[flow/config.mk]
export PLATFORM = sky130hd
export DESIGN_NAME = EC_TOP
export DESIGN_NICKNAME = EC_TOP
export VERILOG_FILES = /design/flow/design.v
export SDC_FILE = /design/flow/constraint.sdc
export NUM_CORES = 4
export LEC_CHECK = 0
export ABC_AREA = 1
export CAP_MARGIN = 15
export CORE_ASPECT_RATIO = 0.72
export CORE_MARGIN = 2
export CORE_UTILIZATION = 72
export CTS_CLUSTER_DIAMETER = 202
export CTS_CLUSTER_SIZE = 70
export GPL_ROUTABILITY_DRIVEN = 0
export HOLD_SLACK_MARGIN = 0.3
export MAX_ROUTING_LAYER = met4
export PLACE_DENSITY_LB_ADDON = 0.01
export SETUP_SLACK_MARGIN = 4.07
export SLEW_MARGIN = 20
[flow/run.sh]
#!/bin/bash
# the make line also repeats each setting of config.mk as NAME=value (left out here)
make -C /OpenROAD-flow-scripts/flow DESIGN_CONFIG=/design/flow/config.mk WORK_HOME=/design/flow/orfs CLKGATE_MAP_FILE= finish
[flow/design.v]
module INV_IP #(parameter IP_WIDTH = 6) (
    IN_1, IN_2,
    OUT_INV
);
input  [IP_WIDTH-1:0] IN_1, IN_2;
output [IP_WIDTH-1:0] OUT_INV;
parameter LOOP_IDX = 8;
genvar i;
reg [IP_WIDTH-1:0] old_r [0:LOOP_IDX-1];
reg [IP_WIDTH-1:0] r [0:LOOP_IDX-1];
reg [IP_WIDTH-1:0] q [0:LOOP_IDX-1];
reg signed [IP_WIDTH-1:0] old_t [0:LOOP_IDX-1];
reg [3:0] index [1:LOOP_IDX-1];
reg signed [IP_WIDTH-1:0] t [0:LOOP_IDX-1];
generate
for(i=0;i<LOOP_IDX;i=i+1) begin: loop_old_r
    always@(*) begin
        if(i==0) begin
            old_r[0] = (IN_1 > IN_2)? IN_1:IN_2;
        end
        else begin
            old_r[i] = r[i-1];        
        end
    end
end
endgenerate
generate
for(i=0;i<LOOP_IDX;i=i+1) begin: loop_r
    always@(*) begin
        if(i==0) begin
            r[0] = (IN_1 > IN_2)? IN_2:IN_1;
        end
        else begin
            if(r[i-1]!=0)
                r[i] = old_r[i-1] - q[i-1] * r[i-1];
            else
                r[i] = 0;
        end
    end
end
endgenerate
generate
for(i=0;i<LOOP_IDX;i=i+1) begin: loop_q
    always@(*) begin
        if(r[i]!=0)
            q[i] = old_r[i] / r[i];
        else
            q[i] = 0;
    end
end
endgenerate
generate
for(i=0;i<LOOP_IDX;i=i+1) begin: loop_old_t
    always@(*) begin
        if(i==0) begin
            old_t[0] = 0;    
        end
        else begin
            if(r[i-1]!=0) begin
                old_t[i] = t[i-1];
            end
            else
                old_t[i] = 0;
        end
    end
end
endgenerate
generate
for(i=1;i<LOOP_IDX;i=i+1) begin: loop_index
    always@(*) begin
            if(r[i-1]!=0) begin
                index[i] = i;
            end
            else
                index[i] = index[i-1];
    end
end
endgenerate
generate
for(i=0;i<LOOP_IDX;i=i+1) begin: loop_t
    always@(*) begin
        if(i==0) begin
            t[0] = 1;    
        end
        else begin
            if(r[i-1]!=0)
                t[i] = old_t[i-1] - q[i-1] * t[i-1];
            else
                t[i] = 0;
        end
    end
end
endgenerate
assign OUT_INV = (old_t[index[LOOP_IDX-1]][IP_WIDTH-1]==1)? old_t[index[LOOP_IDX-1]]+old_r[0]:old_t[index[LOOP_IDX-1]];
endmodule
module EC_TOP(
    clk, rst_n, in_valid,
    in_Px, in_Py, in_Qx, in_Qy, in_prime, in_a,
    out_valid, out_Rx, out_Ry
);
input clk, rst_n, in_valid;
input [6-1:0] in_Px, in_Py, in_Qx, in_Qy, in_prime, in_a;
output reg out_valid;
output reg [6-1:0] out_Rx, out_Ry;
localparam S_IDLE = 0;
localparam S_IN_DATA = 1;
localparam S_P_ADD = 2;
localparam S_P_DOU = 3;
localparam S_XR_YR = 4;
localparam S_OUT = 5;
parameter IP_WIDTH = 6;
reg [2:0] current_state, next_state;
reg [3:0] cnt_s_p;
reg [2:0] cnt_xr_yr;
reg [5:0] px_reg;
reg [5:0] py_reg;
reg [5:0] qx_reg;
reg [5:0] qy_reg;
reg [5:0] a_reg;
reg [5:0] prime_reg;
wire [5:0] p_sub_xp;
wire [5:0] p_sub_yp;
wire [5:0] p_sub_xq;
wire [5:0] p_sub_xr;
wire [6:0] xq_xp1;
wire [6:0] yq_yp1;
wire [7:0] xr_w;
wire [6:0] xp2_3_a;
reg [5:0] xr_reg ;
reg [5:0] s_reg;
reg [11:0] mod_in;
wire [5:0] mod_out;
reg [IP_WIDTH-1:0]  IN_2;
wire [IP_WIDTH-1:0] OUT_INV;
reg [5:0] yp2_ip;
wire [6:0] xp_xr1;
wire [11:0]mul_out;
reg [5:0] mul_in1, mul_in2;
wire [6:0] s_xp_xr1_yp1;
always@(posedge clk or negedge rst_n) begin
    if(!rst_n)
        current_state <= S_IDLE;
    else
        current_state <= next_state;
end
always@(*) begin
    case (current_state)
        S_IDLE:    next_state = in_valid? S_IN_DATA:S_IDLE;
        S_IN_DATA: next_state = (px_reg==qx_reg && py_reg==qy_reg)? S_P_DOU:S_P_ADD;
        S_P_ADD:   next_state = (cnt_s_p==4)? S_XR_YR:S_P_ADD;
        S_P_DOU:   next_state = (cnt_s_p==8)? S_XR_YR:S_P_DOU;
        S_XR_YR:   next_state = (cnt_xr_yr==6)? S_OUT:S_XR_YR;
        S_OUT:     next_state = S_IDLE;
        default: next_state = S_IDLE;
    endcase
end
always @(posedge clk or negedge rst_n) begin
    if (!rst_n) 
        cnt_s_p <= 0;    
    else begin
        if(current_state==S_P_ADD && cnt_s_p<=3)
            cnt_s_p <= cnt_s_p + 1;
        else if(current_state==S_P_DOU && cnt_s_p<=7)
            cnt_s_p <= cnt_s_p + 1;
        else
            cnt_s_p <= 0;
    end  
end
always @(posedge clk or negedge rst_n) begin
    if (!rst_n) 
        cnt_xr_yr <= 0;    
    else begin
        if(current_state==S_XR_YR && cnt_xr_yr<=5)
            cnt_xr_yr <= cnt_xr_yr + 1;
        else
            cnt_xr_yr <= 0;
    end  
end
always@(posedge clk or negedge rst_n) begin
    if(!rst_n) 
        px_reg <= 0;
    else begin
        if(in_valid)
            px_reg <= in_Px;
    end
end
always@(posedge clk or negedge rst_n) begin
    if(!rst_n) 
        py_reg <= 0;
    else begin
        if(in_valid)
            py_reg <= in_Py;
    end
end
always@(posedge clk or negedge rst_n) begin
    if(!rst_n) 
        qx_reg <= 0;
    else begin
        if(in_valid)
            qx_reg <= in_Qx;
    end
end
always@(posedge clk or negedge rst_n) begin
    if(!rst_n) 
        qy_reg <= 0;
    else begin
        if(in_valid)
            qy_reg <= in_Qy;
    end
end
always@(posedge clk or negedge rst_n) begin
    if(!rst_n) 
        a_reg <= 0;
    else begin
        if(in_valid)
            a_reg <= in_a;
    end
end
always@(posedge clk or negedge rst_n) begin
    if(!rst_n) 
        prime_reg <= 2;
    else begin
        if(in_valid)
            prime_reg <= in_prime;
    end
end
assign p_sub_xp = prime_reg - px_reg;
assign p_sub_yp = prime_reg - py_reg;
assign p_sub_xq = prime_reg - qx_reg;
assign p_sub_xr = prime_reg - mod_out;
assign xq_xp1 = qx_reg + p_sub_xp;    
assign yq_yp1 = qy_reg + p_sub_yp;    
assign xr_w = mod_out + p_sub_xp + p_sub_xq;  
assign xp_xr1 = px_reg + p_sub_xr;
assign s_xp_xr1_yp1 = mod_out + p_sub_yp;
assign xp2_3_a = mod_out + a_reg;
always@(posedge clk or negedge rst_n) begin
    if(!rst_n)
        s_reg <= 0;
    else begin
        if(current_state==S_P_ADD && cnt_s_p==4 || current_state==S_P_DOU && cnt_s_p==8)
            s_reg <= mod_out;
    end
end
always @(posedge clk or negedge rst_n) begin
    if (!rst_n) begin
       xr_reg <= 0;
    end
    else begin
        if(cnt_xr_yr==2) 
            xr_reg <= mod_out;
    end
end
always @(posedge clk or negedge rst_n) begin
    if(!rst_n)
        mod_in <= 0;
    else begin
        if(current_state==S_P_ADD) begin
            case(cnt_s_p)
                'd0: mod_in <= xq_xp1;
                'd1: mod_in <= yq_yp1;
                'd3: mod_in <= mul_out;
            endcase
        end
        else if(current_state==S_P_DOU) begin
            case(cnt_s_p)
                'd0: mod_in <= {py_reg, 1'b0};
                'd2: mod_in <= mul_out;
                'd4: mod_in <= mul_out;
                'd5: mod_in <= xp2_3_a;
                'd7: mod_in <= mul_out;
            endcase
        end
        else if(current_state==S_XR_YR) begin
             case(cnt_xr_yr)
                'd0: mod_in <= mul_out;
                'd1: mod_in <= xr_w;
                'd2: mod_in <= xp_xr1;
                'd4: mod_in <= mul_out;
                'd5: mod_in <= s_xp_xr1_yp1;
            endcase
        end
    end
end
assign mod_out = mod_in % prime_reg;
always@(posedge clk or negedge rst_n) begin
    if(!rst_n)
        IN_2 <= 0;
    else begin
        if((current_state==S_P_ADD || current_state==S_P_DOU) && cnt_s_p==1) begin
            IN_2 <= mod_out;
        end
    end
end
INV_IP #(.IP_WIDTH(IP_WIDTH)) I_INV_IP ( .IN_1(prime_reg), .IN_2(IN_2), . OUT_INV(OUT_INV));
always@(posedge clk or negedge rst_n) begin
    if(!rst_n) 
        yp2_ip <= 0;
    else begin
        if(current_state==S_P_DOU && cnt_s_p==2)
            yp2_ip <= OUT_INV;
    end
end
always @(posedge clk or negedge rst_n) begin
    if(!rst_n)
        mul_in1 <= 0;
    else begin
         if(current_state==S_P_ADD) begin
            case(cnt_s_p)
                'd2: mul_in1 <= mod_out;
                'd4: mul_in1 <= mod_out;
            endcase
        end
        else if(current_state==S_P_DOU) begin
            case(cnt_s_p)
                'd1: mul_in1 <= px_reg;
                'd3: mul_in1 <= 3;
                'd6: mul_in1 <= mod_out;
                'd8: mul_in1 <= mod_out;
            endcase
        end
        else if(current_state==S_XR_YR) begin
            case(cnt_xr_yr)
                'd3: mul_in1 <= s_reg;
            endcase
        end
    end
end
always @(posedge clk or negedge rst_n) begin
    if(!rst_n)
        mul_in2 <= 0;
    else begin
         if(current_state==S_P_ADD) begin
            case(cnt_s_p)
                'd2: mul_in2 <= OUT_INV;
                'd4: mul_in2 <= mod_out;
            endcase
        end
        else if(current_state==S_P_DOU) begin
            case(cnt_s_p)
                'd1: mul_in2 <= px_reg;
                'd3: mul_in2 <= mod_out;
                'd6: mul_in2 <= yp2_ip;
                'd8: mul_in2 <= mod_out;
            endcase
        end
        else if(current_state==S_XR_YR) begin
            case(cnt_xr_yr)
                'd3: mul_in2 <= mod_out;
            endcase
        end
    end
end
assign mul_out = mul_in1 * mul_in2;
always @(posedge clk or negedge rst_n) begin
    if(!rst_n)
        out_valid <= 0;
    else begin
        if(cnt_xr_yr==6)
            out_valid <= 1;
        else
            out_valid <= 0;
    end
end
always @(posedge clk or negedge rst_n) begin
    if(!rst_n)
        out_Rx <= 0;
    else begin
        if(cnt_xr_yr==6)
            out_Rx <= xr_reg;
        else
            out_Rx <= 0;
    end
end
always @(posedge clk or negedge rst_n) begin
    if(!rst_n)
        out_Ry <= 0;
    else begin
        if(cnt_xr_yr==6)
            out_Ry <= mod_out;
        else
            out_Ry <= 0;
    end
end
endmodule
[flow/constraint.sdc]
create_clock -name core_clock -period 14.2 [get_ports {clk}]
set_input_delay 2.8400 -clock core_clock [delete_from_list [all_inputs] [get_ports {clk}]]
set_output_delay 2.8400 -clock core_clock [all_outputs]
set_load 0.01 [all_outputs]
==> impl_metrics.py, run 1 <==
# Metrics from the implementation run
metrics = {
    "outcome": {
        "status": "aborted with a tool error",
        "haltStage": "clock tree synthesis (4_1_cts)",
        "tool.error": "[ERROR DPL-0038] Utilization greater than 100%, impossible to legalize",
    },
    "synthesis": {
        "yosys-top-cells-area": "ha_1 21%, nand2_1 11%, dfrtp_1 11%, inv_1 9.1%, fa_1 8.6%",
        "ys_async_sr_fraction": 1.00,
        "ys_cells": 3679,
        "synthTopLogicFamily": "adder cells",
        "edf_count": 0,
        "top_area_cell": "ha_1",
        "ys_top_cells_by_count": "748 x nand2_1, 612 x inv_1, 416 x ha_1",
        "synth_nets": 4243,
        "synth_cell_types": 75,
        "ys_sh_aoi": 0.141,
        "yosysChipArea_um2": 25300,
        "simple_gate_share": 0.260,
        "ys_seq_frac": 0.109,
        "ys_warn_count": 8,
        "syn_inst": 3679,
        "ys_sh_mux": 0.00564,
        "ys_ff": 110,
        "top_cell": "nand2_1",
        "top_area_frac": 0.206,
        "synth_area_per_cell_um2": 6.87,
        "synth-xor-area-share": 0.0795,
        "synth_area_um2": 25300,
        "ys.flop_type": "dfrtp_1",
        "ys_sh_adder": 0.292,
    },
    "placed_design": {
        "pre_cts_ws_ns": -42.46,
        "hpwlAfterDp_um": 82900,
        "port_buffers": 51,
    },
    "die": {
        "rows": 58,
        "die.size.y_um": 163,
        "chip_area_um2": 36700,
        "die_x_um": 225,
        "core_um2": 34800,
        "ioPinCount": 52,
        "fp_util": 0.727,
    },
}
[stage by stage]
step	util	std cells	cell area, um^2	hold slack [ns]
3_3_place_gp	0.924	4867	32100	0.430
3_5_place_dp	0.924	4867	32100	0.471
2_1_floorplan	-	3679	25900	0.419
==> inputs of run 2 (changes only) <==
ABC_AREA = unset   (was 1)
CAP_MARGIN = 20   (was 15)
CORE_ASPECT_RATIO = unset   (was 0.72)
CTS_CLUSTER_DIAMETER = 333   (was 202)
CTS_CLUSTER_SIZE = 61   (was 70)
GPL_ROUTABILITY_DRIVEN = unset   (was 0)
HOLD_SLACK_MARGIN = unset   (was 0.3)
MAX_ROUTING_LAYER = unset   (was met4)
PLACE_DENSITY_LB_ADDON = unset   (was 0.01)
SETUP_SLACK_MARGIN = unset   (was 4.07)
clock period = 37.8 ns   (was 14.2 ns; I/O delays follow)
==> run 2 against run 1 <==
Against the previous run: the flow stops in global routing (5_1_grt); area after synthesis shrank 2.5%; die size fell by 2.6%; synthesized cell count down 16%.
==> impl_metrics.py, run 2 <==
# Metrics from the implementation run
metrics = {
    "outcome": {
        "status": "aborted with a tool error",
        "haltStage": "global routing (5_1_grt)",
        "tool.error": "[ERROR GRT-0232] Routing congestion too high. Check the congestion heatmap in the GUI.",
    },
    "cts": {
        "clock_path_buffers": 2,
        "cts_made_buffers": 9,
        "cts.sinks": 110,
        "clockRootBuffer": "clkbuf_16",
        "ctsHoldBuffers": 0,
        "htreeDepth": 3,
    },
    "die": {
        "fp_util": 0.733,
        "die.size.y_um": 189,
        "ioPinCount": 52,
        "rows": 67,
        "die_x_um": 189,
        "core_um2": 33600,
        "chip_area_um2": 35700,
    },
    "placed_design": {
        "dp_cells": 4062,
        "globalplace.congestion": 1.02,
        "pre_cts_ws_ns": -22.17,
        "port_buffers": 51,
        "hpwlAfterDp_um": 70900,
    },
    "synthesis": {
        "ys_sh_aoi": 0.201,
        "syn_inst": 3098,
        "edf_count": 0,
        "synth-xor-area-share": 0.0939,
        "synth_area_um2": 24600,
        "yosys-top-cells-area": "ha_1 21%, dfrtp_1 11%, fa_1 8.9%, xnor2_1 5.4%, nor2_1 4.6%",
        "synth_nets": 3662,
        "top_area_frac": 0.211,
        "top_cell": "ha_1",
        "ys_sh_adder": 0.300,
        "ys_warn_count": 8,
        "ys_seq_frac": 0.112,
        "ys.flop_type": "dfrtp_1",
        "ys_cells": 3098,
        "yosysChipArea_um2": 24600,
        "ys_async_sr_fraction": 1.00,
        "synth_cell_types": 100,
        "simple_gate_share": 0.185,
        "synth_area_per_cell_um2": 7.95,
        "ys_top_cells_by_count": "416 x ha_1, 299 x nor2_1, 292 x inv_1",
        "ys_ff": 110,
        "top_area_cell": "ha_1",
        "synthTopLogicFamily": "adder cells",
        "ys_sh_mux": 0.0476,
    },
    "grt": {
        "grt_usage": 1.19,
        "grt_overflow": 6888,
    },
}
[run 2: repair_timing]
item,CTS
endpoints found under the hold margin,0
endpoints found under the setup margin,12
resized,51
pin swaps,67
cloned,0
setup buffers,91
[run 2: routing by layer]
metal / GRT overflow / GRT usage
met1: 97 / 0.944
met5: 16 / 0.555
met4: 978 / 1.26
met2: 5727 / 1.80
met3: 70 / 0.810
[run 2: metrics by stage]
stage               instance area (um^2)  hold WS (ns)
floorplan                          25500         0.405
global placement                   30200         0.410
detailed placement                 30200         0.449
CTS                                31400         0.469
==> inputs of run 3 (changes only) <==
ABC_AREA = 1   (was unset)
CTS_CLUSTER_DIAMETER = unset   (was 333)
CTS_CLUSTER_SIZE = unset   (was 61)
clock period = 68.1 ns   (was 37.8 ns; I/O delays follow)
==> run 3 against run 2 <==
Against the previous run: now clean on timing, DRC and antenna; synthesized cell count rose by 19%; area after synthesis is 2.6% higher; die size up 2.6%.
==> impl_metrics.py, run 3 <==
# Physical implementation metrics
metrics = {
    "detailed_routing": {
        "drc": 0,
        "routed_wl_um": 74800,
        "n_antenna_cell": 0,
        "viasPerCell": 6.08,
        "drt_iter0_drc": 2153,
        "drt_pass1_iterations": 7,
        "wl_per_cell_um": 18.0,
        "detail-route-antenna-nets": 0,
        "vias": 25300,
    },
    "worst_setup_path": {
        "end_kind": "flip-flop",
        "critical-path-top-delay-family": "adder cells",
        "cp.depth": 374,
        "crit_path_frequent_cell": "inv_1",
        "rr_worst_depth": 374,
        "max_stage_delay_ns": 0.76,
        "r2r-end": "mul_in2[5]$_DFFE_PN0P_",
        "cp_max_fo": 16,
        "startpoint": "prime_reg[1]$_DFFE_PN1P_",
        "r2r_setup_slack_ns": 4.98,
        "setup.worst_path.start_class": "flip-flop",
        "worst-setup-path-type": "reg2reg",
        "crit_arrival_ns": 63.41,
        "critical_path.slowest_cell": "dfstp_4",
        "worstPathRequired_ns": 68.38,
        "cp-endpoint": "mul_in2[5]$_DFFE_PN0P_",
        "worst-path-buf-inv": 60,
        "reg2reg_from": "prime_reg[1]$_DFFE_PN1P_",
    },
    "outcome": {
        "status": "no timing/DRC/antenna violations",
    },
    "cts": {
        "cts.sinks": 110,
        "htreeDepth": 3,
        "cts_tree": "yes",
        "clock_path_buffers": 2,
        "clkTransAtPathRegs_ns": 0.08,
        "cts_made_buffers": 9,
        "clockRootBuffer": "clkbuf_16",
        "clock_latency_ns": 0.37,
        "ctsHoldBuffers": 0,
    },
    "placed_design": {
        "globalplace.congestion": 0.998,
        "pre_cts_ws_ns": 3.82,
        "hpwlAfterDp_um": 61200,
        "dp_cells": 4129,
        "port_buffers": 51,
    },
    "sta": {
        "fin_ws_ns": 4.98,
        "maxSlewHeadroom": 0.262,
        "worst_pin_slew_ns": 1.10,
        "fmax_mhz": 15.8,
        "fin_worst_skew_ns": 0.00978,
        "tns_ns": 0,
        "fin_crit_sh": 0.927,
        "finalSetupViolations": 0,
        "fin_crit_ns": 63.12,
        "hold_viol": 0,
        "finalMaxSlewViolations": 0,
    },
    "synthesis": {
        "yosysChipArea_um2": 25300,
        "top_cell": "nand2_1",
        "ys_async_sr_fraction": 1.00,
        "ys_seq_frac": 0.109,
        "top_area_frac": 0.206,
        "synth-xor-area-share": 0.0795,
        "simple_gate_share": 0.260,
        "ys_sh_mux": 0.00564,
        "ys_sh_adder": 0.292,
        "ys_sh_aoi": 0.141,
        "synthTopLogicFamily": "adder cells",
        "synth_area_per_cell_um2": 6.87,
        "ys.flop_type": "dfrtp_1",
        "syn_inst": 3679,
        "top_area_cell": "ha_1",
        "ys_cells": 3679,
        "synth_cell_types": 75,
        "synth_area_um2": 25300,
        "ys_top_cells_by_count": "748 x nand2_1, 612 x inv_1, 416 x ha_1",
        "ys_ff": 110,
        "synth_nets": 4243,
        "edf_count": 0,
        "yosys-top-cells-area": "ha_1 21%, nand2_1 11%, dfrtp_1 11%, inv_1 9.1%, fa_1 8.6%",
        "ys_warn_count": 8,
    },
    "layout": {
        "instances_no_fill": 4161,
        "seqCellArea_um2": 2760,
        "nNetsFinal": 4265,
        "n_fill_cell": 2678,
        "areaGrowthSynthToFinish_pct": 5.03,
        "logic_area_um2": 19800,
    },
    "die": {
        "die_x_um": 191,
        "core_um2": 34500,
        "ioPinCount": 52,
        "chip_area_um2": 36600,
        "fp_util": 0.732,
        "rows": 68,
        "die.size.y_um": 191,
    },
    "grt": {
        "grt_max_degree": 67,
        "antenna_found_initial": 5,
        "grt_overflow": 0,
        "grt_usage": 0.409,
        "grt_pass1_vias": 24500,
        "grt_pass1_wl_um": 120000,
    },
    "run": {
        "max-cap-violations": 0,
        "warnings": 42,
    },
    "worst_hold_path": {
        "hold_depth": 1,
        "hold_end": "current_state[0]$_DFF_PN1_",
        "hp-class": "reg2reg",
        "min_from": "current_state[4]$_DFF_PN0_",
    },
}
==> run 3: cell type report <==
cell class              instances  share of cell area
clock buffers                  11             0.00914
inverters                     648              0.0923
clock inverters                 5             0.00160
repair buffers                 77              0.0263
well taps                     455              0.0214
flip-flops and latches        110               0.104
multi-input cells            2855               0.745
==> run 3: what timing repair did <==
action | 4_1_cts | 5_1_grt
setup endpoints to repair | 0 | 12
resized | 0 | 41
buffers inserted | 0 | 16
==> run 3: metal layers <==
layer	track usage	up-vias	routed length, um
met4	0.206	8	4020
met2	0.696	1229	34900
li1	-	11900	-
met3	0.0668	301	6310
met5	0	-	47
met1	0.500	11800	29600
==> run 3: metrics by stage <==
| step | hold slack, ns | cell area (um^2) | utilization |
|---|---|---|---|
| floorplan | 0.419 | 25300 | - |
| global placement | 0.428 | 26000 | 0.753 |
| detailed placement | 0.428 | 26000 | 0.753 |
| CTS | 0.446 | 26300 | 0.761 |
| global route | 0.488 | 26600 | 0.769 |
| finish | 0.446 | 26600 | 0.769 |
==> inputs of run 4 (changes only) <==
CAP_MARGIN = 0   (was 20)
CTS_CLUSTER_SIZE = 10   (was unset)
PLACE_DENSITY = 0.42   (was unset)
SETUP_SLACK_MARGIN = 5.0   (was unset)
TNS_END_PERCENT = 20   (was unset)
clock period = 45.9 ns   (was 68.1 ns; I/O delays follow)
==> run 4 against run 3 <==
Against the previous run: the flow now stops in global routing (5_1_grt); synthesized cell count unchanged; die size is the same; area after synthesis is the same.
==> impl_metrics.py, run 4 <==
# Metrics from the implementation run
metrics = {
    "placed_design": {
        "dp_cells": 4595,
        "globalplace.congestion": 1.06,
        "port_buffers": 51,
        "hpwlAfterDp_um": 70300,
    },
    "synthesis": {
        "ys_cells": 3679,
        "ys_sh_aoi": 0.141,
        "ys_async_sr_fraction": 1.00,
        "yosysChipArea_um2": 25300,
        "top_area_cell": "ha_1",
        "ys_seq_frac": 0.109,
        "simple_gate_share": 0.260,
        "top_area_frac": 0.206,
        "syn_inst": 3679,
        "top_cell": "nand2_1",
        "edf_count": 0,
        "ys_top_cells_by_count": "748 x nand2_1, 612 x inv_1, 416 x ha_1",
        "ys_ff": 110,
        "yosys-top-cells-area": "ha_1 21%, nand2_1 11%, dfrtp_1 11%, inv_1 9.1%, fa_1 8.6%",
        "synth-xor-area-share": 0.0795,
        "synth_area_per_cell_um2": 6.87,
        "ys_sh_adder": 0.292,
        "ys.flop_type": "dfrtp_1",
        "ys_warn_count": 8,
        "synth_nets": 4243,
        "synth_cell_types": 75,
        "ys_sh_mux": 0.00564,
        "synth_area_um2": 25300,
        "synthTopLogicFamily": "adder cells",
    },
    "cts": {
        "clockRootBuffer": "clkbuf_16",
        "clock_path_buffers": 2,
        "cts_made_buffers": 9,
        "htreeDepth": 3,
        "cts.sinks": 110,
    },
    "outcome": {
        "tool.error": "[ERROR GRT-0116] Global routing finished with congestion. Check the congestion regions in the DRC Viewer.",
        "haltStage": "global routing (5_1_grt)",
        "status": "aborted with a tool error",
    },
    "grt": {
        "grt_usage": 0.744,
        "grt_overflow": 27,
    },
    "die": {
        "die.size.y_um": 191,
        "die_x_um": 191,
        "fp_util": 0.732,
        "ioPinCount": 52,
        "core_um2": 34500,
        "rows": 68,
        "chip_area_um2": 36600,
    },
}
## run 4: what timing repair did
action	CTS
buffers inserted	137
resized	180
endpoints found under the setup margin	12
pin swaps	209
cloned	6
endpoints found under the hold margin	0
hold buffers	0
## run 4: per-stage QoR
step	area, um^2	worst slack, ns	util
CTS	32100	-7.26	0.928
floorplan	25800	-8.12	-
detailed placement	30000	-9.36	0.868
global placement	30000	-5.75	0.868
## run 4: metal layers
layer | GRT usage | GRT overflow
met1 | 0.737 | 2
met5 | 0.255 | 0
met4 | 0.727 | 13
met2 | 0.921 | 12
met3 | 0.598 | 0
==> inputs of run 5 (changes only) <==
CAP_MARGIN = 40   (was 0)
CORE_MARGIN = 3   (was 2)
CORE_UTILIZATION = 43   (was 72)
CTS_CLUSTER_DIAMETER = 320   (was unset)
CTS_CLUSTER_SIZE = 55   (was 10)
GPL_TIMING_DRIVEN = 0   (was unset)
HOLD_SLACK_MARGIN = 0.2   (was unset)
PLACE_DENSITY = 0.89   (was 0.42)
SLEW_MARGIN = 0   (was 20)
TNS_END_PERCENT = 5   (was 20)
clock period = 42.2 ns   (was 45.9 ns; I/O delays follow)
==> run 5 against run 4 <==
Against the previous run: the layout now fails its checks (setup timing); die size rose by 69%; area after synthesis did not move; synthesized cell count did not move.
==> impl_metrics.py, run 5 <==
# Physical implementation metrics
metrics = {
    "synthesis": {
        "yosysChipArea_um2": 25300,
        "synth_area_per_cell_um2": 6.87,
        "top_area_cell": "ha_1",
        "edf_count": 0,
        "ys_warn_count": 8,
        "ys_sh_mux": 0.00564,
        "ys_seq_frac": 0.109,
        "ys_sh_aoi": 0.141,
        "synth_area_um2": 25300,
        "ys_cells": 3679,
        "ys_async_sr_fraction": 1.00,
        "synthTopLogicFamily": "adder cells",
        "ys_sh_adder": 0.292,
        "ys_top_cells_by_count": "748 x nand2_1, 612 x inv_1, 416 x ha_1",
        "yosys-top-cells-area": "ha_1 21%, nand2_1 11%, dfrtp_1 11%, inv_1 9.1%, fa_1 8.6%",
        "synth-xor-area-share": 0.0795,
        "synth_nets": 4243,
        "ys.flop_type": "dfrtp_1",
        "syn_inst": 3679,
        "simple_gate_share": 0.260,
        "ys_ff": 110,
        "top_area_frac": 0.206,
        "synth_cell_types": 75,
        "top_cell": "nand2_1",
    },
    "run": {
        "max-cap-violations": 0,
        "warnings": 43,
    },
    "die": {
        "ioPinCount": 52,
        "chip_area_um2": 61700,
        "core_um2": 57900,
        "die.size.y_um": 248,
        "fp_util": 0.437,
        "die_x_um": 248,
        "rows": 88,
    },
    "worst_setup_path": {
        "worstPathRequired_ns": 42.50,
        "max_stage_delay_ns": 0.68,
        "cp-endpoint": "mul_in2[5]$_DFFE_PN0P_",
        "end_kind": "flip-flop",
        "setup.worst_path.start_class": "flip-flop",
        "r2r_setup_slack_ns": -16.41,
        "reg2reg_from": "prime_reg[1]$_DFFE_PN1P_",
        "cp_max_fo": 7,
        "startpoint": "prime_reg[1]$_DFFE_PN1P_",
        "critical-path-top-delay-family": "adder cells",
        "crit_path_frequent_cell": "nand2_2",
        "worst-setup-path-type": "reg2reg",
        "cp.depth": 400,
        "r2r-end": "mul_in2[5]$_DFFE_PN0P_",
        "worst-path-buf-inv": 77,
        "rr_worst_depth": 400,
        "crit_arrival_ns": 58.91,
        "critical_path.slowest_cell": "dfstp_4",
    },
    "cts": {
        "ctsHoldBuffers": 0,
        "htreeDepth": 3,
        "clock_path_buffers": 2,
        "cts_made_buffers": 9,
        "clockRootBuffer": "clkbuf_16",
        "clkTransAtPathRegs_ns": 0.08,
        "clock_latency_ns": 0.37,
        "cts_tree": "yes",
        "cts.sinks": 110,
    },
    "detailed_routing": {
        "vias": 27900,
        "routed_wl_um": 85700,
        "drt_pass1_iterations": 8,
        "detail-route-antenna-nets": 0,
        "viasPerCell": 5.82,
        "drc": 0,
        "n_antenna_cell": 0,
        "drt_iter0_drc": 3061,
        "wl_per_cell_um": 17.9,
    },
    "layout": {
        "logic_area_um2": 21300,
        "areaGrowthSynthToFinish_pct": 22.7,
        "fin_util": 0.536,
        "nNetsFinal": 4592,
        "seqCellArea_um2": 2760,
        "n_fill_cell": 4875,
    },
    "sta": {
        "hold_viol": 0,
        "fin_worst_skew_ns": 0.00796,
        "fin_ws_ns": -16.41,
        "worst_pin_slew_ns": 0.961,
        "fmax_mhz": 17.1,
        "rsz0062_at_grt": "yes",
        "maxSlewHeadroom": 0.358,
        "fin_crit_sh": 1.39,
        "fin_crit_ns": 58.61,
        "finalMaxSlewViolations": 0,
        "finalSetupViolations": 12,
    },
    "placed_design": {
        "port_buffers": 50,
        "hpwlAfterDp_um": 55800,
        "globalplace.congestion": 0.971,
    },
    "worst_hold_path": {
        "hold_depth": 2,
        "hp-class": "reg2reg",
        "min_from": "current_state[0]$_DFF_PN1_",
        "hold_end": "current_state[0]$_DFF_PN1_",
    },
    "grt": {
        "antenna_found_initial": 0,
        "grt_pass1_vias": 26700,
        "grt_usage": 0.242,
        "grt_max_degree": 71,
        "grt_pass1_wl_um": 127000,
        "grt_overflow": 0,
    },
    "outcome": {
        "so_faults": "setup timing",
        "status": "finished with violations",
    },
}
[run 5: per-stage QoR]
stage	cell area [um^2]	setup TNS (ns)	instances	worst slack [ns]	hold slack (ns)
6_report	31000	-195.48	4798	-16.41	0.467
5_1_grt	31000	-219.39	4798	-18.40	0.504
4_1_cts	30000	-154.01	4737	-12.94	0.470
3_5_place_dp	27400	-233.12	4499	-19.69	0.453
3_3_place_gp	27300	-214.65	4494	-18.19	0.448
2_1_floorplan	25800	-138.83	3679	-11.82	0.419
[run 5: layout make-up]
| cell class | count | area share |
|---|---|---|
| multi-input cells | 2856 | 0.686 |
| flip-flops and latches | 110 | 0.0891 |
| repair buffers | 337 | 0.0874 |
| inverters | 648 | 0.0796 |
| well taps | 765 | 0.0309 |
| plain buffers | 66 | 0.0175 |
| clock buffers | 10 | 0.00738 |
| clock inverters | 6 | 0.00181 |
[run 5: layer usage]
metal | track usage | part of all wire | wire (um) | up-vias
met4 | 0.121 | 0.071 | 6050 | 0
met3 | 0.0365 | 0.095 | 8120 | 612
met5 | 0 | 0 | 0 | -
met1 | 0.290 | 0.37 | 31900 | 12800
met2 | 0.422 | 0.46 | 39700 | 1855
li1 | - | - | - | 12600
[run 5: timing repair]
item	CTS	global route
pin swaps	221	183
gates resized	168	140
setup buffers	219	61
gates cloned	3	0
setup endpoints to repair	12	12
==> inputs of run 6 (changes only) <==
ABC_AREA = 0   (was 1)
CAP_MARGIN = 20   (was 40)
CELL_PAD_IN_SITES_GLOBAL_PLACEMENT = 3   (was unset)
CORE_ASPECT_RATIO = 0.5   (was unset)
CORE_MARGIN = 8   (was 3)
CTS_CLUSTER_DIAMETER = 74   (was 320)
CTS_CLUSTER_SIZE = 100   (was 55)
GPL_ROUTABILITY_DRIVEN = 0   (was unset)
GPL_TIMING_DRIVEN = unset   (was 0)
HOLD_SLACK_MARGIN = -0.07   (was 0.2)
MAX_ROUTING_LAYER = met4   (was unset)
PLACE_DENSITY = unset   (was 0.89)
SETUP_SLACK_MARGIN = -2.0   (was 5.0)
TNS_END_PERCENT = 40   (was 5)
clock period = 77.0 ns   (was 42.2 ns; I/O delays follow)
==> run 6 against run 5 <==
Against the previous run: now clean on timing, DRC and antenna; clock-buffer cell count did not move; global-route usage rose by 0.38 points; cell area fell by 15%; sequential cell count did not move; non-clock buffer count fell by 312; critical path depth fell by 67; hold slack got worse by 0.032 ns; sequential share of layout area rose by 1.5 points; register-to-register slack improved by 21 ns.
==> impl_metrics.py, run 6 <==
# Physical implementation metrics
metrics = {
    "outcome": {
        "status": "no timing/DRC/antenna violations",
    },
    "worst_setup_path": {
        "critical-path-top-delay-family": "AND-OR/OR-AND gates",
        "max_stage_delay_ns": 0.68,
        "crit_path_frequent_cell": "ha_1",
        "cp-endpoint": "mul_in2[5]$_DFFE_PN0P_",
        "reg2reg_from": "IN_2[1]$_DFFE_PN0P_",
        "cp_max_fo": 32,
        "worstPathRequired_ns": 77.26,
        "r2r_setup_slack_ns": 4.21,
        "worst-setup-path-type": "reg2reg",
        "startpoint": "IN_2[1]$_DFFE_PN0P_",
        "r2r-end": "mul_in2[5]$_DFFE_PN0P_",
        "cp.depth": 333,
        "rr_worst_depth": 333,
        "end_kind": "flip-flop",
        "setup.worst_path.start_class": "flip-flop",
        "worst-path-buf-inv": 23,
        "critical_path.slowest_cell": "a21oi_1",
        "crit_arrival_ns": 73.05,
    },
    "detailed_routing": {
        "vias": 22000,
        "drc": 0,
        "drt_iter0_drc": 1529,
        "drt_pass1_iterations": 5,
        "routed_wl_um": 79700,
        "wl_per_cell_um": 20.5,
        "detail-route-antenna-nets": 0,
        "viasPerCell": 5.68,
    },
    "synthesis": {
        "ys_top_cells_by_count": "416 x ha_1, 299 x nor2_1, 292 x inv_1",
        "synth_area_um2": 24600,
        "ys_ff": 110,
        "synth_cell_types": 100,
        "top_area_frac": 0.211,
        "edf_count": 0,
        "ys_sh_adder": 0.300,
        "simple_gate_share": 0.185,
        "ys_sh_mux": 0.0476,
        "ys_async_sr_fraction": 1.00,
        "yosys-top-cells-area": "ha_1 21%, dfrtp_1 11%, fa_1 8.9%, xnor2_1 5.4%, nor2_1 4.6%",
        "ys_seq_frac": 0.112,
        "synth_area_per_cell_um2": 7.95,
        "synth_nets": 3662,
        "syn_inst": 3098,
        "ys_sh_aoi": 0.201,
        "synth-xor-area-share": 0.0939,
        "ys_cells": 3098,
        "ys.flop_type": "dfrtp_1",
        "synthTopLogicFamily": "adder cells",
        "top_cell": "ha_1",
        "yosysChipArea_um2": 24600,
        "ys_warn_count": 8,
        "top_area_cell": "ha_1",
    },
    "sta": {
        "fmax_mhz": 13.7,
        "fin_ws_ns": 4.21,
        "tns_ns": 0,
        "finalMaxSlewViolations": 0,
        "maxSlewHeadroom": 0.243,
        "fin_worst_skew_ns": 0.0126,
        "hold_viol": 0,
        "fin_crit_ns": 72.79,
        "worst_pin_slew_ns": 1.13,
        "finalSetupViolations": 0,
        "fin_crit_sh": 0.945,
    },
    "placed_design": {
        "placed_area_um2": 26000,
        "port_buffers": 51,
        "dp_cells": 3862,
        "pre_cts_ws_ns": 3.94,
        "hpwlAfterDp_um": 65100,
    },
    "die": {
        "core_um2": 57000,
        "die.size.y_um": 185,
        "chip_area_um2": 65700,
        "die_x_um": 355,
        "rows": 62,
        "fp_util": 0.432,
        "ioPinCount": 52,
    },
    "worst_hold_path": {
        "min_from": "current_state[4]$_DFF_PN0_",
        "hold_depth": 1,
        "hp-class": "reg2reg",
        "hold_end": "current_state[0]$_DFF_PN1_",
    },
    "cts": {
        "cts.sinks": 110,
        "clockRootBuffer": "clkbuf_16",
        "cts_made_buffers": 9,
        "cts_tree": "yes",
        "clock_latency_ns": 0.37,
        "clkTransAtPathRegs_ns": 0.08,
        "ctsHoldBuffers": 0,
        "clock_path_buffers": 2,
        "htreeDepth": 3,
        "post_cts_buffers": 0,
    },
    "layout": {
        "areaGrowthSynthToFinish_pct": 6.96,
        "nNetsFinal": 3670,
        "instances_no_fill": 3880,
        "final_cell_area_um2": 26400,
        "n_fill_cell": 5836,
    },
    "run": {
        "max-cap-violations": 0,
        "warnings": 42,
    },
    "grt": {
        "antenna_found_initial": 0,
        "grt_overflow": 0,
        "grt_pass1_wl_um": 126000,
        "grt_pass1_vias": 21800,
        "grt_max_degree": 59,
        "grt_usage": 0.246,
    },
}
-- run 6: cell type report --
cell class,count,area [um^2],share of cell area
flip-flops and latches,110,2760,0.105
multi-input cells,2598,20400,0.775
inverters,296,1120,0.0423
diodes,1,2.50,0.0000949
clock buffers,10,229,0.00869
well taps,768,961,0.0365
clock inverters,6,75.1,0.00285
repair buffers,91,803,0.0305
-- run 6: routing by layer --
| metal | track usage | vias up | wire, um |
|---|---|---|---|
| li1 | - | 10900 | - |
| met3 | 0.0164 | 79 | 2890 |
| met2 | 0.395 | 459 | 35500 |
| met5 | - | - | 0 |
| met4 | 0.0459 | 0 | 1320 |
| met1 | 0.344 | 10600 | 40000 |
-- run 6: stage by stage --
step | hold WS [ns] | utilization
after CTS | 0.442 | 0.462
final | 0.435 | 0.462
after floorplan | 0.405 | -
after detailed placement | 0.422 | 0.457
after global routing | 0.456 | 0.462
after global placement | 0.414 | 0.457
-- run 6: timing repair --
| action | CTS | global route |
|---|---|---|
| gates resized | 0 | 3 |
| hold endpoints to repair | 0 | 0 |
| endpoints found under the setup margin | 0 | 6 |
==> inputs of run 7 (changes only) <==
ABC_AREA = unset   (was 0)
CAP_MARGIN = 40   (was 20)
CELL_PAD_IN_SITES_GLOBAL_PLACEMENT = unset   (was 3)
CORE_ASPECT_RATIO = unset   (was 0.5)
CORE_MARGIN = 2   (was 8)
CORE_UTILIZATION = 71   (was 43)
CTS_CLUSTER_DIAMETER = unset   (was 74)
CTS_CLUSTER_SIZE = 55   (was 100)
GPL_ROUTABILITY_DRIVEN = unset   (was 0)
GPL_TIMING_DRIVEN = 1   (was unset)
HOLD_SLACK_MARGIN = 0.2   (was -0.07)
MAX_ROUTING_LAYER = unset   (was met4)
SETUP_SLACK_MARGIN = unset   (was -2.0)
TNS_END_PERCENT = 5   (was 40)
clock period = 56.2 ns   (was 77.0 ns; I/O delays follow)
==> run 7 against run 6 <==
Against the previous run: now fails the layout checks on setup timing; die size decreased by 45%; utilization increased by 42 points; wire length increased by 19%; via count increased by 26%; clock-buffer cell count decreased by 1; first-iteration DRC count increased by 120%; non-clock buffer count increased by 427; hold slack improved by 0.0098 ns; cell count increased by 3.0%.
==> impl_metrics.py, run 7 <==
# Physical implementation metrics
metrics = {
    "outcome": {
        "status": "finished with violations",
        "so_faults": "setup timing",
    },
    "synthesis": {
        "top_cell": "ha_1",
        "edf_count": 0,
        "ys_async_sr_fraction": 1.00,
        "synth_nets": 3662,
        "simple_gate_share": 0.185,
        "synthTopLogicFamily": "adder cells",
        "top_area_frac": 0.211,
        "ys.flop_type": "dfrtp_1",
        "top_area_cell": "ha_1",
        "synth_cell_types": 100,
        "ys_top_cells_by_count": "416 x ha_1, 299 x nor2_1, 292 x inv_1",
        "syn_inst": 3098,
        "ys_sh_adder": 0.300,
        "ys_cells": 3098,
        "synth_area_um2": 24600,
        "ys_sh_mux": 0.0476,
        "ys_ff": 110,
        "synth-xor-area-share": 0.0939,
        "ys_seq_frac": 0.112,
        "yosysChipArea_um2": 24600,
        "ys_warn_count": 8,
        "synth_area_per_cell_um2": 7.95,
        "yosys-top-cells-area": "ha_1 21%, dfrtp_1 11%, fa_1 8.9%, xnor2_1 5.4%, nor2_1 4.6%",
        "ys_sh_aoi": 0.201,
    },
    "sta": {
        "fin_crit_sh": 1.12,
        "hold_viol": 0,
        "hold_ws_ns": 0.445,
        "worst_pin_slew_ns": 1.09,
        "fin_worst_skew_ns": 0.0141,
        "fin_crit_ns": 63.14,
        "rsz0062_at_grt": "yes",
        "tns_ns": -80.95,
        "finalMaxSlewViolations": 0,
        "fmax_mhz": 15.8,
        "maxSlewHeadroom": 0.266,
        "finalSetupViolations": 12,
        "fin_ws_ns": -6.94,
    },
    "cts": {
        "cts_made_buffers": 9,
        "cts_tree": "yes",
        "clock_path_buffers": 2,
        "clock_latency_ns": 0.36,
        "ctsHoldBuffers": 0,
        "htreeDepth": 3,
        "cts.sinks": 110,
        "clkTransAtPathRegs_ns": 0.08,
        "clockRootBuffer": "clkbuf_16",
    },
    "worst_setup_path": {
        "cp_max_fo": 8,
        "r2r-end": "mul_in2[5]$_DFFE_PN0P_",
        "critical-path-top-delay-family": "AND-OR/OR-AND gates",
        "r2r_setup_slack_ns": -6.94,
        "cp-endpoint": "mul_in2[5]$_DFFE_PN0P_",
        "rr_worst_depth": 335,
        "critical_path.slowest_cell": "dfstp_4",
        "max_stage_delay_ns": 0.64,
        "crit_arrival_ns": 63.39,
        "worst-setup-path-type": "reg2reg",
        "end_kind": "flip-flop",
        "setup.worst_path.start_class": "flip-flop",
        "crit_path_frequent_cell": "ha_1",
        "cp.depth": 335,
        "worstPathRequired_ns": 56.44,
        "startpoint": "prime_reg[1]$_DFFE_PN1P_",
        "worst-path-buf-inv": 27,
        "reg2reg_from": "prime_reg[1]$_DFFE_PN1P_",
    },
    "detailed_routing": {
        "drc": 0,
        "detail-route-antenna-nets": 0,
        "drt_iter0_drc": 3420,
        "viasPerCell": 6.93,
        "wl_per_cell_um": 23.7,
        "routed_wl_um": 94700,
        "vias": 27700,
        "drt_pass1_iterations": 9,
    },
    "die": {
        "fp_util": 0.717,
        "chip_area_um2": 36200,
        "rows": 68,
        "ioPinCount": 52,
        "die_x_um": 190,
        "core_um2": 34400,
        "die.size.y_um": 190,
    },
    "grt": {
        "grt_pass1_wl_um": 134000,
        "grt_overflow": 0,
        "grt_usage": 0.462,
        "antenna_found_initial": 8,
        "grt_max_degree": 66,
        "grt_pass1_vias": 27200,
    },
    "placed_design": {
        "hpwlAfterDp_um": 65100,
        "globalplace.congestion": 1.03,
        "placed_area_um2": 28700,
        "port_buffers": 51,
    },
    "run": {
        "max-cap-violations": 0,
        "warnings": 46,
    },
    "worst_hold_path": {
        "hold_end": "current_state[0]$_DFF_PN1_",
        "hold_depth": 1,
        "hp-class": "reg2reg",
        "min_from": "current_state[4]$_DFF_PN0_",
    },
    "layout": {
        "areaGrowthSynthToFinish_pct": 23.3,
        "nNetsFinal": 4097,
        "n_fill_cell": 1637,
        "final_cell_area_um2": 30400,
    },
}
-- run 7: area by class of cell --
class | instances | area [um^2] | area share
sequential | 110 | 2760 | 0.0908
multi-input combinational | 2598 | 21500 | 0.709
tap | 455 | 569 | 0.0187
inverter | 296 | 1130 | 0.0371
clock buffer | 9 | 225 | 0.00741
antenna | 5 | 12.5 | 0.000412
timing repair buffer | 518 | 4060 | 0.134
clock inverter | 7 | 83.8 | 0.00276
-- run 7: metal layers --
| metal | vias up | global-route usage | routed length [um] |
|---|---|---|---|
| met5 | - | 0 | 201 |
| met4 | 14 | 0.359 | 10200 |
| met3 | 982 | 0.0939 | 10900 |
| met2 | 2182 | 0.784 | 42100 |
| met1 | 12700 | 0.506 | 31300 |
| li1 | 11800 | - | - |
-- run 7: per-stage QoR --
stage / setup WS [ns] / util / std cells
6_report: -6.94 / 0.884 / 3998
5_1_grt: -9.59 / 0.884 / 3995
4_1_cts: -2.78 / 0.860 / 3942
3_5_place_dp: -3.70 / 0.835 / 3874
3_3_place_gp: -1.00 / 0.834 / 3869
2_1_floorplan: -3.35 / - / 3098
-- run 7: timing repair --
item | CTS | global route
hold endpoints to repair | 0 | 0
buffers inserted | 52 | 47
endpoints found under the setup margin | 12 | 12
pin swaps | 40 | 128
resized | 35 | 86
==> inputs of run 8 (changes only) <==
CAP_MARGIN = 0   (was 40)
CTS_CLUSTER_DIAMETER = 225   (was unset)
HOLD_SLACK_MARGIN = -0.07   (was 0.2)
PLACE_DENSITY_LB_ADDON = 0.02   (was unset)
SETUP_SLACK_MARGIN = 5.0   (was unset)
SLEW_MARGIN = 5   (was 0)
clock period = 64.3 ns   (was 56.2 ns; I/O delays follow)
==> run 8 against run 7 <==
Against the previous run: via count rose by 0.17%; register-to-register slack improved by 6.0 ns; critical path type unchanged; die size unchanged; first-iteration DRC count rose by 29%; fails the layout checks on capacitance limit, slew limit, setup timing; cell area down 2.8%; clock skew down 0.0026 ns; sequential cell count did not move; maximum frequency decreased by 3.2%; sequential share of layout area rose by 0.29 points; area after synthesis is the same.
==> impl_metrics.py, run 8 <==
# Physical implementation metrics
metrics = {
    "sta": {
        "fin_crit_sh": 1.01,
        "fin_crit_ns": 65.25,
        "fmax_mhz": 15.3,
        "fin_worst_skew_ns": 0.0115,
        "tns_ns": -9.40,
        "maxSlewHeadroom": -0.288,
        "fin_ws_ns": -0.953,
        "finalMaxSlewViolations": 5,
        "rsz0062_at_grt": "yes",
        "hold_viol": 0,
        "hold_ws_ns": 0.481,
        "finalSetupViolations": 12,
        "worst_pin_slew_ns": 1.93,
    },
    "die": {
        "chip_area_um2": 36200,
        "ioPinCount": 52,
        "fp_util": 0.717,
        "rows": 68,
        "die_x_um": 190,
        "die.size.y_um": 190,
        "core_um2": 34400,
    },
    "worst_setup_path": {
        "setup.worst_path.start_class": "flip-flop",
        "r2r-end": "mul_in2[5]$_DFFE_PN0P_",
        "cp_max_fo": 9,
        "worst-setup-path-type": "reg2reg",
        "cp.depth": 335,
        "rr_worst_depth": 335,
        "cp-endpoint": "mul_in2[5]$_DFFE_PN0P_",
        "max_stage_delay_ns": 1.13,
        "critical_path.slowest_cell": "o21ai_0",
        "worstPathRequired_ns": 64.57,
        "r2r_setup_slack_ns": -0.95,
        "crit_path_frequent_cell": "ha_1",
        "critical-path-top-delay-family": "AND-OR/OR-AND gates",
        "crit_arrival_ns": 65.53,
        "startpoint": "IN_2[3]$_DFFE_PN0P_",
        "worst-path-buf-inv": 27,
        "reg2reg_from": "IN_2[3]$_DFFE_PN0P_",
        "end_kind": "flip-flop",
    },
    "synthesis": {
        "synth_cell_types": 100,
        "ys_sh_mux": 0.0476,
        "yosys-top-cells-area": "ha_1 21%, dfrtp_1 11%, fa_1 8.9%, xnor2_1 5.4%, nor2_1 4.6%",
        "ys_warn_count": 8,
        "ys_ff": 110,
        "simple_gate_share": 0.185,
        "syn_inst": 3098,
        "yosysChipArea_um2": 24600,
        "synth_area_per_cell_um2": 7.95,
        "top_area_frac": 0.211,
        "synth_area_um2": 24600,
        "ys.flop_type": "dfrtp_1",
        "synthTopLogicFamily": "adder cells",
        "ys_cells": 3098,
        "ys_top_cells_by_count": "416 x ha_1, 299 x nor2_1, 292 x inv_1",
        "ys_async_sr_fraction": 1.00,
        "edf_count": 0,
        "top_cell": "ha_1",
        "ys_sh_adder": 0.300,
        "synth_nets": 3662,
        "top_area_cell": "ha_1",
        "ys_seq_frac": 0.112,
        "ys_sh_aoi": 0.201,
        "synth-xor-area-share": 0.0939,
    },
    "run": {
        "max-cap-violations": 2,
        "warnings": 46,
    },
    "cts": {
        "cts_tree": "yes",
        "clkTransAtPathRegs_ns": 0.08,
        "clockRootBuffer": "clkbuf_16",
        "cts.sinks": 110,
        "cts_made_buffers": 9,
        "htreeDepth": 3,
        "clock_latency_ns": 0.38,
        "clock_path_buffers": 2,
        "ctsHoldBuffers": 0,
    },
    "placed_design": {
        "port_buffers": 51,
        "globalplace.congestion": 1.03,
        "hpwlAfterDp_um": 65600,
    },
    "detailed_routing": {
        "vias": 27700,
        "drc": 0,
        "detail-route-antenna-nets": 0,
        "wl_per_cell_um": 26.7,
        "viasPerCell": 7.25,
        "routed_wl_um": 102000,
        "drt_iter0_drc": 4412,
        "drt_pass1_iterations": 12,
    },
    "grt": {
        "grt_usage": 0.501,
        "grt_pass1_wl_um": 141000,
        "grt_pass1_vias": 26500,
        "grt_max_degree": 64,
        "grt_overflow": 0,
        "antenna_found_initial": 12,
    },
    "worst_hold_path": {
        "hold_end": "current_state[0]$_DFF_PN1_",
        "hp-class": "reg2reg",
        "min_from": "current_state[4]$_DFF_PN0_",
        "hold_depth": 1,
    },
    "outcome": {
        "status": "finished with violations",
        "so_faults": "capacitance limit, slew limit, setup timing",
    },
    "layout": {
        "areaGrowthSynthToFinish_pct": 19.8,
        "nNetsFinal": 3918,
    },
}
## run 8: area by class of cell
type,instances,area [um^2]
Antenna cell,12,30.0
Clock buffer,11,233
Clock inverter,5,53.8
Fill cell,1801,4860
Inverter,296,1130
Multi-Input combinational cell,2600,22000
Sequential cell,110,2770
Tap cell,455,569
Timing Repair Buffer,336,2700
Timing Repair inverter,1,8.76
## run 8: what timing repair did
item | in CTS | in global routing
pin swaps | 130 | 124
resized | 118 | 94
endpoints found under the setup margin | 12 | 12
gates cloned | 3 | 0
buffers inserted | 176 | 70
hold endpoints to repair | 0 | 0
## run 8: per-stage QoR
| step | cells | util | area (um^2) | worst slack, ns |
|---|---|---|---|---|
| floorplan | 3098 | - | 25400 | 4.75 |
| global placement | 3549 | 0.763 | 26200 | 0.376 |
| detailed placement | 3549 | 0.763 | 26200 | -2.79 |
| CTS | 3744 | 0.828 | 28400 | 4.94 |
| global route | 3814 | 0.858 | 29500 | -3.25 |
| finish | 3826 | 0.859 | 29500 | -0.953 |
## run 8: routing by layer
metal | global-route usage | part of all wire | routed length [um]
met5 | 0 | 0.0032 | 328
met4 | 0.400 | 0.11 | 11600
met3 | 0.163 | 0.15 | 15500
met2 | 0.774 | 0.41 | 42000
met1 | 0.570 | 0.32 | 32700
==> inputs of run 9 (changes only) <==
CAP_MARGIN = 40   (was 0)
CORE_MARGIN = 3   (was 2)
CORE_UTILIZATION = 29   (was 71)
CTS_CLUSTER_DIAMETER = unset   (was 225)
GPL_TIMING_DRIVEN = 0   (was 1)
HOLD_SLACK_MARGIN = unset   (was -0.07)
PLACE_DENSITY = 0.88   (was unset)
PLACE_DENSITY_LB_ADDON = unset   (was 0.02)
SLEW_MARGIN = 0   (was 5)
clock period = 75.2 ns   (was 64.3 ns; I/O delays follow)
==> run 9 against run 8 <==
Against the previous run: now clean on timing, DRC and antenna; maximum frequency shrank 3.8%; clock skew decreased by 0.0036 ns; wire length down 27%.
==> impl_metrics.py, run 9 <==
# Physical implementation metrics
metrics = {
    "grt": {
        "grt_pass1_vias": 23900,
        "antenna_found_initial": 2,
        "grt_pass1_wl_um": 117000,
        "grt_usage": 0.157,
        "grt_max_degree": 71,
        "grt_overflow": 0,
    },
    "die": {
        "chip_area_um2": 88500,
        "die_x_um": 297,
        "core_um2": 84000,
        "rows": 106,
        "die.size.y_um": 297,
        "ioPinCount": 52,
        "fp_util": 0.294,
    },
    "sta": {
        "fin_worst_skew_ns": 0.00795,
        "finalMaxSlewViolations": 0,
        "fmax_mhz": 14.7,
        "maxSlewHeadroom": 0.346,
        "rsz0062_at_grt": "no",
        "worst_pin_slew_ns": 0.974,
        "hold_viol": 0,
        "finalSetupViolations": 0,
        "fin_crit_ns": 67.85,
        "fin_crit_sh": 0.902,
    },
    "synthesis": {
        "simple_gate_share": 0.185,
        "yosysChipArea_um2": 24600,
        "synth_area_per_cell_um2": 7.95,
        "top_area_frac": 0.211,
        "ys_ff": 110,
        "synth_area_um2": 24600,
        "ys_top_cells_by_count": "416 x ha_1, 299 x nor2_1, 292 x inv_1",
        "ys_sh_adder": 0.300,
        "synth_nets": 3662,
        "ys_seq_frac": 0.112,
        "yosys-top-cells-area": "ha_1 21%, dfrtp_1 11%, fa_1 8.9%, xnor2_1 5.4%, nor2_1 4.6%",
        "ys_async_sr_fraction": 1.00,
        "ys.flop_type": "dfrtp_1",
        "synthTopLogicFamily": "adder cells",
        "edf_count": 0,
        "ys_sh_aoi": 0.201,
        "ys_warn_count": 8,
        "ys_cells": 3098,
        "top_cell": "ha_1",
        "synth-xor-area-share": 0.0939,
        "top_area_cell": "ha_1",
        "ys_sh_mux": 0.0476,
        "synth_cell_types": 100,
        "syn_inst": 3098,
    },
    "worst_setup_path": {
        "critical-path-top-delay-family": "AND-OR/OR-AND gates",
        "worst-path-buf-inv": 42,
        "crit_path_frequent_cell": "ha_1",
        "cp_max_fo": 19,
        "cp.depth": 347,
        "rr_worst_depth": 347,
        "setup.worst_path.start_class": "flip-flop",
        "worst-setup-path-type": "reg2reg",
        "cp-endpoint": "mul_in2[5]$_DFFE_PN0P_",
        "max_stage_delay_ns": 0.55,
        "reg2reg_from": "prime_reg[0]$_DFFE_PN0P_",
        "end_kind": "flip-flop",
        "startpoint": "prime_reg[0]$_DFFE_PN0P_",
        "r2r_setup_slack_ns": 7.35,
        "critical_path.slowest_cell": "fa_1",
        "worstPathRequired_ns": 75.51,
        "r2r-end": "mul_in2[5]$_DFFE_PN0P_",
        "crit_arrival_ns": 68.16,
    },
    "cts": {
        "clock_path_buffers": 2,
        "cts_made_buffers": 9,
        "ctsHoldBuffers": 0,
        "cts.sinks": 110,
        "clockRootBuffer": "clkbuf_16",
        "cts_tree": "yes",
        "clock_latency_ns": 0.37,
        "clkTransAtPathRegs_ns": 0.07,
        "htreeDepth": 3,
    },
    "layout": {
        "areaGrowthSynthToFinish_pct": 15.1,
        "final_cell_area_um2": 28400,
        "nNetsFinal": 3816,
        "instances_no_fill": 4392,
    },
    "placed_design": {
        "dp_cells": 4297,
        "globalplace.congestion": 0.953,
        "placed_area_um2": 26700,
        "port_buffers": 50,
        "hpwlAfterDp_um": 57900,
    },
    "detailed_routing": {
        "drt_pass1_iterations": 8,
        "routed_wl_um": 74300,
        "drt_iter0_drc": 2343,
        "vias": 24200,
        "detail-route-antenna-nets": 0,
        "drc": 0,
        "viasPerCell": 5.50,
        "wl_per_cell_um": 16.9,
    },
    "run": {
        "max-cap-violations": 0,
        "warnings": 40,
    },
    "worst_hold_path": {
        "hp-class": "reg2reg",
        "hold_depth": 1,
        "hold_end": "current_state[0]$_DFF_PN1_",
        "min_from": "current_state[4]$_DFF_PN0_",
    },
    "outcome": {
        "status": "no timing/DRC/antenna violations",
    },
}
==> run 9: through the flow <==
stage          hold slack [ns]  setup WS [ns]   util  setup TNS [ns]
2_1_floorplan            0.405           8.33      -               0
3_3_place_gp             0.412          -4.84  0.316          -53.59
3_5_place_dp             0.435          -4.75  0.318          -52.43
4_1_cts                  0.453           5.01  0.327               0
5_1_grt                  0.470           4.35  0.338               0
6_report                 0.458           7.35  0.338               0
==> run 9: layout make-up <==
type | instances | area (um^2)
clock inverters | 6 | 46.3
multi-input cells | 2598 | 21000
clock buffers | 10 | 229
fillers | 8361 | 55600
inverters | 296 | 1120
plain buffers | 94 | 502
repair buffers | 143 | 1240
flip-flops and latches | 110 | 2760
well taps | 1134 | 1420
diodes | 1 | 2.50
==> run 9: repair_timing <==
action | CTS | global route
endpoints found under the setup margin | 12 | 12
setup buffers | 19 | 58
resized | 98 | 132
gates cloned | 0 | 0
pin swaps | 6 | 36
==> run 9: routing by layer <==
metal  vias up  share of wire  GRT usage
li1      11200              -          -
met3       268          0.077     0.0193
met5         -              0          0
met1     11600           0.41      0.197
met4         0          0.043     0.0727
met2      1134           0.47      0.266
==> inputs of run 10 (changes only) <==
CAP_MARGIN = 20   (was 40)
CORE_MARGIN = 2   (was 3)
CORE_UTILIZATION = 40   (was 29)
CTS_CLUSTER_SIZE = unset   (was 55)
GPL_TIMING_DRIVEN = unset   (was 0)
PLACE_DENSITY = unset   (was 0.88)
SETUP_SLACK_MARGIN = unset   (was 5.0)
SLEW_MARGIN = 20   (was 0)
TNS_END_PERCENT = unset   (was 5)
clock period = 70.2 ns   (was 75.2 ns; I/O delays follow)
==> run 10 against run 9 <==
Against the previous run: maximum frequency is 3.9% higher; sequential share of layout area is 0.56 points higher; still clean; wire length is 2.2% lower; critical path depth is 13 lower; via count is 7.6% lower; non-clock buffer count is 120 lower.
==> impl_metrics.py, run 10 <==
# Physical implementation metrics
metrics = {
    "grt": {
        "grt_pass1_wl_um": 116000,
        "grt_pass1_vias": 21500,
        "antenna_found_initial": 0,
        "grt_usage": 0.226,
        "grt_overflow": 0,
        "grt_max_degree": 64,
    },
    "cts": {
        "clock_path_buffers": 2,
        "ctsHoldBuffers": 0,
        "clkTransAtPathRegs_ns": 0.08,
        "cts_made_buffers": 9,
        "clock_latency_ns": 0.37,
        "cts.sinks": 110,
        "htreeDepth": 3,
        "clockRootBuffer": "clkbuf_16",
        "cts_tree": "yes",
    },
    "sta": {
        "fin_crit_ns": 65.29,
        "maxSlewHeadroom": 0.265,
        "worst_pin_slew_ns": 1.10,
        "finalMaxSlewViolations": 0,
        "fmax_mhz": 15.3,
        "finalSetupViolations": 0,
        "fin_crit_sh": 0.930,
        "hold_viol": 0,
        "fin_worst_skew_ns": 0.0146,
        "fin_ws_ns": 4.91,
    },
    "placed_design": {
        "globalplace.congestion": 0.948,
        "port_buffers": 51,
        "pre_cts_ws_ns": 0.525,
        "hpwlAfterDp_um": 59400,
        "dp_cells": 3888,
        "placed_area_um2": 26100,
    },
    "worst_setup_path": {
        "rr_worst_depth": 334,
        "crit_path_frequent_cell": "ha_1",
        "max_stage_delay_ns": 0.54,
        "reg2reg_from": "prime_reg[5]$_DFFE_PN0P_",
        "end_kind": "flip-flop",
        "startpoint": "prime_reg[5]$_DFFE_PN0P_",
        "worst-path-buf-inv": 24,
        "worst-setup-path-type": "reg2reg",
        "cp_max_fo": 17,
        "setup.worst_path.start_class": "flip-flop",
        "critical-path-top-delay-family": "AND-OR/OR-AND gates",
        "cp.depth": 334,
        "worstPathRequired_ns": 70.46,
        "r2r_setup_slack_ns": 4.91,
        "crit_arrival_ns": 65.56,
        "critical_path.slowest_cell": "fa_1",
        "cp-endpoint": "mul_in2[5]$_DFFE_PN0P_",
        "r2r-end": "mul_in2[5]$_DFFE_PN0P_",
    },
    "synthesis": {
        "yosysChipArea_um2": 24600,
        "synth-xor-area-share": 0.0939,
        "edf_count": 0,
        "synth_area_um2": 24600,
        "simple_gate_share": 0.185,
        "ys_sh_adder": 0.300,
        "ys_warn_count": 8,
        "synth_cell_types": 100,
        "ys_sh_aoi": 0.201,
        "top_cell": "ha_1",
        "top_area_frac": 0.211,
        "ys_top_cells_by_count": "416 x ha_1, 299 x nor2_1, 292 x inv_1",
        "ys_async_sr_fraction": 1.00,
        "ys_cells": 3098,
        "syn_inst": 3098,
        "yosys-top-cells-area": "ha_1 21%, dfrtp_1 11%, fa_1 8.9%, xnor2_1 5.4%, nor2_1 4.6%",
        "top_area_cell": "ha_1",
        "synth_nets": 3662,
        "ys_ff": 110,
        "synth_area_per_cell_um2": 7.95,
        "ys.flop_type": "dfrtp_1",
        "ys_seq_frac": 0.112,
        "synthTopLogicFamily": "adder cells",
        "ys_sh_mux": 0.0476,
    },
    "worst_hold_path": {
        "hold_end": "current_state[0]$_DFF_PN1_",
        "hp-class": "reg2reg",
        "hold_depth": 1,
        "min_from": "current_state[4]$_DFF_PN0_",
    },
    "outcome": {
        "status": "no timing/DRC/antenna violations",
    },
    "detailed_routing": {
        "drc": 0,
        "wl_met3_um": 3170,
        "top_layer_used": "met4",
        "viasPerCell": 5.70,
        "vias": 22300,
        "detail-route-antenna-nets": 0,
        "wl_per_cell_um": 18.5,
        "wl_met2_um": 34700,
        "routed_wl_um": 72600,
        "wl_met1_um": 33100,
        "drt_iter0_drc": 1524,
        "n_antenna_cell": 0,
        "drt_pass1_iterations": 8,
    },
    "die": {
        "chip_area_um2": 63600,
        "fp_util": 0.407,
        "die.size.y_um": 252,
        "rows": 90,
        "die_x_um": 252,
        "ioPinCount": 52,
        "core_um2": 60600,
    },
    "layout": {
        "final_cell_area_um2": 26800,
        "areaGrowthSynthToFinish_pct": 8.71,
        "nNetsFinal": 3696,
        "fin_util": 0.442,
        "instances_no_fill": 3919,
    },
    "run": {
        "warnings": 40,
        "max-cap-violations": 0,
    },
}
-- run 10: repair_timing --
| item | CTS | global route |
|---|---|---|
| setup buffers | 0 | 15 |
| endpoints found under the hold margin | 0 | 0 |
| resized | 0 | 62 |
| setup endpoints to repair | 0 | 12 |
-- run 10: stage by stage --
stage | hold slack [ns] | TNS, ns
floorplan | 0.405 | 0
global placement | 0.422 | 0
detailed placement | 0.422 | 0
CTS | 0.439 | 0
global route | 0.454 | -0.157
finish | 0.432 | 0
-- run 10: final cells by class --
type | count | area, um^2
clock inverters | 4 | 25.0
flip-flops and latches | 110 | 2760
repair buffers | 117 | 1000
well taps | 782 | 978
clock buffers | 12 | 236
multi-input cells | 2598 | 20700
fillers | 6113 | 33800
inverters | 296 | 1120
-- run 10: layer usage --
| layer | vias to the layer above | global-route usage |
|---|---|---|
| li1 | 11000 | - |
| met2 | 573 | 0.394 |
| met5 | - | 0 |
| met3 | 96 | 0.0171 |
| met4 | 0 | 0.0546 |
| met1 | 10700 | 0.304 |
